## buck_converter_top
module buck_converter_top #(
    parameter CLK_FREQ = 100_000_000,
    parameter PWM_FREQ = 100_000,
    parameter V_REF = 12'd2048,
    parameter KP = 16'd100,
    parameter KI = 16'd10,
    parameter KD = 16'd5
)(
    input wire clk,
    input wire rst_n,
    input wire [11:0] adc_data,
    input wire adc_valid,
    output wire pwm_out,
    output wire [11:0] voltage_monitor,
    output wire [9:0] duty_cycle_monitor
);
    wire [11:0] voltage_fb;
    wire adc_ready;
    wire [9:0] duty_cycle;
    wire pid_valid;
    adc_interface adc_if (
        .clk(clk),
        .rst_n(rst_n),
        .adc_data(adc_data),
        .adc_valid(adc_valid),
        .voltage_fb(voltage_fb),
        .data_ready(adc_ready)
    );
    pid_controller #(
        .DATA_WIDTH(12),
        .KP(KP),
        .KI(KI),
        .KD(KD),
        .SETPOINT(V_REF)
    ) pid_ctrl (
        .clk(clk),
        .rst_n(rst_n),
        .feedback(voltage_fb),
        .fb_valid(adc_ready),
        .control_out(duty_cycle),
        .out_valid(pid_valid)
    );
    pwm_generator #(
        .CLK_FREQ(CLK_FREQ),
        .PWM_FREQ(PWM_FREQ),
        .PWM_RESOLUTION(10)
    ) pwm_gen (
        .clk(clk),
        .rst_n(rst_n),
        .duty_cycle(duty_cycle),
        .pwm_out(pwm_out)
    );
    assign voltage_monitor = voltage_fb;
  ...
Size in the first run: ~190 flip-flops.
Settings: LEC_CHECK=0, ABC_AREA=1, CAP_MARGIN=20, CELL_PAD_IN_SITES_DETAIL_PLACEMENT=0, CELL_PAD_IN_SITES_GLOBAL_PLACEMENT=1, CORE_MARGIN=2, CORE_UTILIZATION=55, CTS_CLUSTER_DIAMETER=56, GPL_ROUTABILITY_DRIVEN=1, GPL_TIMING_DRIVEN=1, MAX_ROUTING_LAYER=met5, PLACE_DENSITY_LB_ADDON=0.16, SETUP_SLACK_MARGIN=-0.08, SLEW_MARGIN=25; clock period 1.65 ns.
run.sh (not shown) runs the stock make flow with config.mk's settings and CLKGATE_MAP_FILE=.
The baseline completed and failed the layout checks on setup timing.
Change:
==> flow/config.mk (replaced) <==
export PLATFORM = sky130hd
export DESIGN_NAME = buck_converter_top
export DESIGN_NICKNAME = buck_converter_top
export VERILOG_FILES = /design/flow/design.v
export SDC_FILE = /design/flow/constraint.sdc
export NUM_CORES = 4
export LEC_CHECK = 0
export CAP_MARGIN = 20
export CORE_MARGIN = 2
export CORE_UTILIZATION = 40
export SLEW_MARGIN = 20
==> flow/constraint.sdc (replaced) <==
create_clock -name core_clock -period 5.3 [get_ports {clk}]
set_input_delay 1.0600 -clock core_clock [delete_from_list [all_inputs] [get_ports {clk}]]
set_output_delay 1.0600 -clock core_clock [all_outputs]
set_load 0.01 [all_outputs]
The new run completed with no timing, DRC or antenna violations.
Via count went down by 39%.
Critical path depth falls by 1.
Die size rises by 28%.
Wire length came out lower by 51%.
Count of clock-buffer cells in the layout stays the same.
Global-route usage came out lower by 18 points.
Utilization went down by 43 points.
Worst hold slack is better by 0.14 ns.
Change:
--- a/flow/config.mk
+++ b/flow/config.mk
@@ -10,0 +11,2 @@
+export GPL_ROUTABILITY_DRIVEN = 0
+export MAX_ROUTING_LAYER = met4
==> flow/constraint.sdc (replaced) <==
create_clock -name core_clock -period 10.0 [get_ports {clk}]
set_input_delay 2.0000 -clock core_clock [delete_from_list [all_inputs] [get_ports {clk}]]
set_output_delay 2.0000 -clock core_clock [all_outputs]
set_load 0.01 [all_outputs]
The changed run ran to the end with no violations. Wire length came out lower by 0.80%. Global-route usage came out higher by 0.20 points. Worst setup slack is better by 4.9 ns. Cell count barely changes. Die size does not change. Flip-flop count does not change. Maximum frequency came out higher by 4.7%. Clock skew came out higher by 0.0050 ns.
Change:
--- a/flow/config.mk
+++ b/flow/config.mk
@@ -11,0 +12 @@
+export HOLD_SLACK_MARGIN = -0.05
@@ -13 +14,2 @@
-export SLEW_MARGIN = 20
+export SLEW_MARGIN = 30
+export TNS_END_PERCENT = 75
Outcome: Utilization came out higher by 0.16 points. Cell count hardly moves. Hold slack barely changes. Routed wire length hardly moves. Non-clock buffer count went up by 1. Global-route usage stays flat. Count of clock-buffer cells in the layout fell by 1. Setup slack gets worse by 0.085 ns.
Change:
--- a/flow/config.mk
+++ b/flow/config.mk
@@ -8 +8,3 @@
-export CAP_MARGIN = 20
+export ABC_AREA = 1
+export CAP_MARGIN = 5
+export CELL_PAD_IN_SITES_GLOBAL_PLACEMENT = 3
@@ -11,5 +13,2 @@
-export GPL_ROUTABILITY_DRIVEN = 0
-export HOLD_SLACK_MARGIN = -0.05
-export MAX_ROUTING_LAYER = met4
-export SLEW_MARGIN = 30
-export TNS_END_PERCENT = 75
+export MIN_ROUTING_LAYER = met2
+export SLEW_MARGIN = 5
What happened:
- The new run went through all stages and came out clean
- utilization fell by 0.48 points
- final cell count rose by about 30%
- sequential share of layout area fell by 1.7 points


v22:
Starting RTL as in the previous note.
Design buck_converter_top, start of the top module:
module buck_converter_top #(
    parameter CLK_FREQ = 100_000_000,
    parameter PWM_FREQ = 100_000,
    parameter V_REF = 12'd2048,
    parameter KP = 16'd100,
    parameter KI = 16'd10,
    parameter KD = 16'd5
)(
    input wire clk,
    input wire rst_n,
    input wire [11:0] adc_data,
    input wire adc_valid,
    output wire pwm_out,
    output wire [11:0] voltage_monitor,
    output wire [9:0] duty_cycle_monitor
);
make LEC_CHECK=0 CAP_MARGIN=20 CORE_MARGIN=2 CORE_UTILIZATION=66 CTS_CLUSTER_SIZE=15 HOLD_SLACK_MARGIN=-0.08 SETUP_SLACK_MARGIN=0.94 SLEW_MARGIN=20 finish   # period 6.17 ns
Both conditions hold for v22: the flow ran to the end and the final layout passed the timing, design-rule and antenna checks.
Edits applied to the flow inputs when going from v22 to v18:
Settings: clearing SETUP_SLACK_MARGIN, which used to be 0.94; swapping 66 for 39 in CORE_UTILIZATION; clearing HOLD_SLACK_MARGIN, which used to be -0.08; clearing CTS_CLUSTER_SIZE, which used to be 15; swapping 6.17 for 4.89 in the clock period (ns, I/O delays scaled along).
v18 | status: complete | timing, DRC, antenna: pass. v18 -> v22: worst hold slack flat. Looking at logic depth of the worst path, buffers included, v18 sits 3 above v22. Compared with v22, v18 shows a higher number of buffers outside the clock class in the layout. v22 vs v18, start point of the critical path: pid_ctrl.error[12]$_DFFE_PN0P_ vs pwm_gen.duty_reg[2]$_DFFE_PN0N_. Diff v22 -> v18: register cell area after layout did not really move, die area increased 17000 um^2. v22 has lower global-route wire length before repair than v18. Total placed cells including tap cells: v18 > v22. Of v18 and v22, it is v18 that has the higher total detailed-routing wirelength.


buck_converter_top again, from the RTL that the note above started with.
Settings: LEC_CHECK=0, CAP_MARGIN=30, CELL_PAD_IN_SITES_GLOBAL_PLACEMENT=3, CORE_ASPECT_RATIO=0.74, CORE_MARGIN=2, CORE_UTILIZATION=55, GPL_ROUTABILITY_DRIVEN=0, GPL_TIMING_DRIVEN=0, PLACE_DENSITY_LB_ADDON=0.22, SETUP_SLACK_MARGIN=0.69, SLEW_MARGIN=20; clock period 4.43 ns.
The baseline died in global placement without I/O (3_1_place_gp_skip_io) with FLW-0024.
==> next run, changes <==
==> flow/config.mk (replaced) <==
export PLATFORM = sky130hd
export DESIGN_NAME = buck_converter_top
export DESIGN_NICKNAME = buck_converter_top
export VERILOG_FILES = /design/flow/design.v
export SDC_FILE = /design/flow/constraint.sdc
export NUM_CORES = 4
export LEC_CHECK = 0
export CAP_MARGIN = 20
export CORE_MARGIN = 2
export CORE_UTILIZATION = 40
export SLEW_MARGIN = 20
==> flow/constraint.sdc (replaced) <==
create_clock -name core_clock -period 10.0 [get_ports {clk}]
set_input_delay 2.0000 -clock core_clock [delete_from_list [all_inputs] [get_ports {clk}]]
set_output_delay 2.0000 -clock core_clock [all_outputs]
set_load 0.01 [all_outputs]
Now the flow finished with timing, DRC and antenna clean.
Die size climbs by 36%.
Synthesized area is unchanged.
Synthesized cell count is unchanged.
==> next run, changes <==
--- a/flow/config.mk
+++ b/flow/config.mk
@@ -8 +8,3 @@
-export CAP_MARGIN = 20
+export ABC_AREA = 0
+export CAP_MARGIN = 5
+export CELL_PAD_IN_SITES_GLOBAL_PLACEMENT = 3
@@ -11 +13 @@
-export SLEW_MARGIN = 20
+export SLEW_MARGIN = 15
The new run finished clean.
Die area is unchanged.
Non-clock buffer count goes up by 1.
Global-route usage goes up by 2.4 points.
Routed wire length goes up by roughly a tenth.
Final cell count is about the same.
Setup slack is better by 0.078 ns.
Via count goes down slightly.
==> next run, changes <==
--- a/flow/config.mk
+++ b/flow/config.mk
@@ -8 +8 @@
-export ABC_AREA = 0
+export ABC_AREA = 1
@@ -10,0 +11 @@
+export CORE_ASPECT_RATIO = 0.92
@@ -13 +14,7 @@
-export SLEW_MARGIN = 15
+export CTS_CLUSTER_DIAMETER = 257
+export GPL_ROUTABILITY_DRIVEN = 0
+export MAX_ROUTING_LAYER = met4
+export MIN_ROUTING_LAYER = met2
+export PLACE_DENSITY_LB_ADDON = 0.1
+export SLEW_MARGIN = 25
+export TNS_END_PERCENT = 30
The changed run ran to the end with violations: DRC.
Final area climbs by 7.2%.
Area after synthesis went up by 7.0%.


== run A ==
Starting RTL as in the previous note.
export LEC_CHECK = 0
export CAP_MARGIN = 20
export CORE_MARGIN = 2
export CORE_UTILIZATION = 66
export SLEW_MARGIN = 20
create_clock -name core_clock -period 4.75 [get_ports {clk}]
Input changes introduced in run B (baseline for comparison: run A):
Settings: the clock period (ns, I/O delays scaled along) now 6.17, was 4.75.
### Flow results
Between run A and run B, the register area does not differ in any meaningful way. Number of global-route vias before repair: run B lower than run A. On via count, run A loses to run B.
#### Input delta (run C over run B)
Settings: CORE_UTILIZATION: 66 -> 40; the clock period (ns, I/O delays scaled along): 6.17 -> 4.89.
==> comparison <==
In summary, run B completed successfully, with a layout that passed the timing, design-rule and antenna checks. Having completed the whole flow, run C delivered a layout that passed the timing, design-rule and antenna checks. Taking run B as the reference, in run C total half-perimeter wirelength after legalization and detailed placement now larger, fraction of met2 tracks used by global routing went down by 17 points, die area higher.
> inputs changed (run C -> run D)
Settings: an added ABC_AREA of 1; a change of CORE_UTILIZATION from 40 to 72; a change of the clock period (ns, I/O delays scaled along) from 4.89 to 2.93.
[summary]
- Run D vs. run C: parity-gate share of the synthesized area counting xor and xnor cells went down by 2.9 points.
- Note that the global placer's final weighted congestion recorded for run D amounts to 1.15 times the value seen in run C.
- Looking at post-CTS setup buffer count, run D sits above run C.
- Relative to run C, the pre-placement core utilization of run D is higher by 32 points.
- Area fraction in and, or, nand and nor cells after synthesis in run D is 12 points above run C.
- Summary of the comparison: post-synth area from yosys stat is higher in run D, relative to run C.
- Netlist area before placement went up by a few percent going from run C to run D.
- Run D never completed; the flow aborted with a tool error in global routing (5_1_grt).


Setup of the baseline:
The RTL this note starts from:
==> flow/design.v <==
module adc_interface (
    input wire clk,
    input wire rst_n,
    input wire [11:0] adc_data,
    input wire adc_valid,
    output reg [11:0] voltage_fb,
    output reg data_ready
);
    always @(posedge clk or negedge rst_n) begin
        if (!rst_n) begin
            voltage_fb <= 12'd0;
            data_ready <= 1'b0;
        end else begin
            if (adc_valid) begin
                voltage_fb <= adc_data;
                data_ready <= 1'b1;
            end else begin
                data_ready <= 1'b0;
            end
        end
    end
endmodule
module pid_controller #(
    parameter DATA_WIDTH = 12,
    parameter KP = 16'd100,
    parameter KI = 16'd10,
    parameter KD = 16'd5,
    parameter SETPOINT = 12'd2048
)(
    input wire clk,
    input wire rst_n,
    input wire [DATA_WIDTH-1:0] feedback,
    input wire fb_valid,
    output reg [9:0] control_out,
    output reg out_valid
);
    reg signed [DATA_WIDTH:0] error;
    reg signed [DATA_WIDTH:0] prev_error;
    reg signed [31:0] integral;
    reg signed [DATA_WIDTH:0] derivative;
    reg signed [31:0] p_term, i_term, d_term;
    reg signed [31:0] pid_sum;
    always @(posedge clk or negedge rst_n) begin
        if (!rst_n) begin
            error <= 0;
            prev_error <= 0;
            integral <= 0;
            derivative <= 0;
            p_term <= 0;
            i_term <= 0;
            d_term <= 0;
            pid_sum <= 0;
            control_out <= 10'd512;
            out_valid <= 1'b0;
        end else if (fb_valid) begin
            error <= SETPOINT - feedback;
            prev_error <= error;
            if (integral + error > 32'sd100000)
                integral <= 32'sd100000;
            else if (integral + error < -32'sd100000)
                integral <= -32'sd100000;
            else
                integral <= integral + error;
            derivative <= error - prev_error;
            p_term <= ($signed({16'd0, KP}) * error) >>> 8;
            i_term <= ($signed({16'd0, KI}) * integral) >>> 16;
            d_term <= ($signed({16'd0, KD}) * derivative) >>> 8;
            pid_sum <= p_term + i_term + d_term + 32'sd512;
            if (pid_sum > 32'sd1023)
                control_out <= 10'd1023;
            else if (pid_sum < 32'sd0)
                control_out <= 10'd0;
            else
                control_out <= pid_sum[9:0];
            out_valid <= 1'b1;
        end else begin
            out_valid <= 1'b0;
        end
    end
endmodule
module pwm_generator #(
    parameter CLK_FREQ = 100_000_000,
    parameter PWM_FREQ = 100_000,
    parameter PWM_RESOLUTION = 10
)(
    input wire clk,
    input wire rst_n,
    input wire [PWM_RESOLUTION-1:0] duty_cycle,
    output reg pwm_out
);
    localparam COUNTER_MAX = CLK_FREQ / PWM_FREQ;
    reg [$clog2(COUNTER_MAX)-1:0] counter;
    reg [PWM_RESOLUTION-1:0] duty_reg;
    reg [PWM_RESOLUTION-1:0] compare_val;
    always @(posedge clk or negedge rst_n) begin
        if (!rst_n) begin
            counter <= 0;
            duty_reg <= 0;
            compare_val <= 0;
            pwm_out <= 1'b0;
        end else begin
            if (counter < COUNTER_MAX - 1) begin
                counter <= counter + 1;
            end else begin
                counter <= 0;
                duty_reg <= duty_cycle;
            end
            compare_val <= (duty_reg * COUNTER_MAX) >> PWM_RESOLUTION;
            pwm_out <= (counter < compare_val) ? 1'b1 : 1'b0;
        end
    end
endmodule
module buck_converter_top #(
    parameter CLK_FREQ = 100_000_000,
    parameter PWM_FREQ = 100_000,
    parameter V_REF = 12'd2048,
    parameter KP = 16'd100,
    parameter KI = 16'd10,
    parameter KD = 16'd5
)(
    input wire clk,
    input wire rst_n,
    input wire [11:0] adc_data,
    input wire adc_valid,
    output wire pwm_out,
    output wire [11:0] voltage_monitor,
    output wire [9:0] duty_cycle_monitor
);
    wire [11:0] voltage_fb;
    wire adc_ready;
    wire [9:0] duty_cycle;
    wire pid_valid;
    adc_interface adc_if (
        .clk(clk),
        .rst_n(rst_n),
        .adc_data(adc_data),
        .adc_valid(adc_valid),
        .voltage_fb(voltage_fb),
        .data_ready(adc_ready)
    );
    pid_controller #(
        .DATA_WIDTH(12),
        .KP(KP),
        .KI(KI),
        .KD(KD),
        .SETPOINT(V_REF)
    ) pid_ctrl (
        .clk(clk),
        .rst_n(rst_n),
        .feedback(voltage_fb),
        .fb_valid(adc_ready),
        .control_out(duty_cycle),
        .out_valid(pid_valid)
    );
    pwm_generator #(
        .CLK_FREQ(CLK_FREQ),
        .PWM_FREQ(PWM_FREQ),
        .PWM_RESOLUTION(10)
    ) pwm_gen (
        .clk(clk),
        .rst_n(rst_n),
        .duty_cycle(duty_cycle),
        .pwm_out(pwm_out)
    );
    assign voltage_monitor = voltage_fb;
    assign duty_cycle_monitor = duty_cycle;
endmodule
Settings: LEC_CHECK=0, CAP_MARGIN=20, CELL_PAD_IN_SITES_DETAIL_PLACEMENT=0, CELL_PAD_IN_SITES_GLOBAL_PLACEMENT=0, CORE_MARGIN=10, CORE_UTILIZATION=36, CTS_CLUSTER_DIAMETER=218, CTS_CLUSTER_SIZE=98, GPL_ROUTABILITY_DRIVEN=1, GPL_TIMING_DRIVEN=0, MAX_ROUTING_LAYER=met5, PLACE_DENSITY_LB_ADDON=0.2, SETUP_SLACK_MARGIN=-0.28, SLEW_MARGIN=25, TNS_END_PERCENT=35; clock period 2.94 ns.
Complete run, failing final checks: the baseline, reason negative setup slack.
Relative to the baseline, the following input files were edited for the candidate:
- CORE_MARGIN now 3, was 10
- CORE_UTILIZATION now 56, was 36
- TNS_END_PERCENT no longer set, was 35
- CTS_CLUSTER_SIZE no longer set, was 98
- PLACE_DENSITY now 0.55, previously not set
- PLACE_DENSITY_LB_ADDON no longer set, was 0.2
- GPL_TIMING_DRIVEN now 1, was 0
- CTS_CLUSTER_DIAMETER now 56, was 218
- SETUP_SLACK_MARGIN now 0.25, was -0.28
- The baseline finished all stages; layout check result: FAIL, due to negative setup slack.
- Although it ran to completion, the candidate produced a layout that fails the final checks because of negative setup slack.
- Compared with the baseline, the candidate shows first-pass GRT wire length that has gone up by a few percent.
- Re met3 routing resource usage after global routing: the baseline was lower than the candidate.
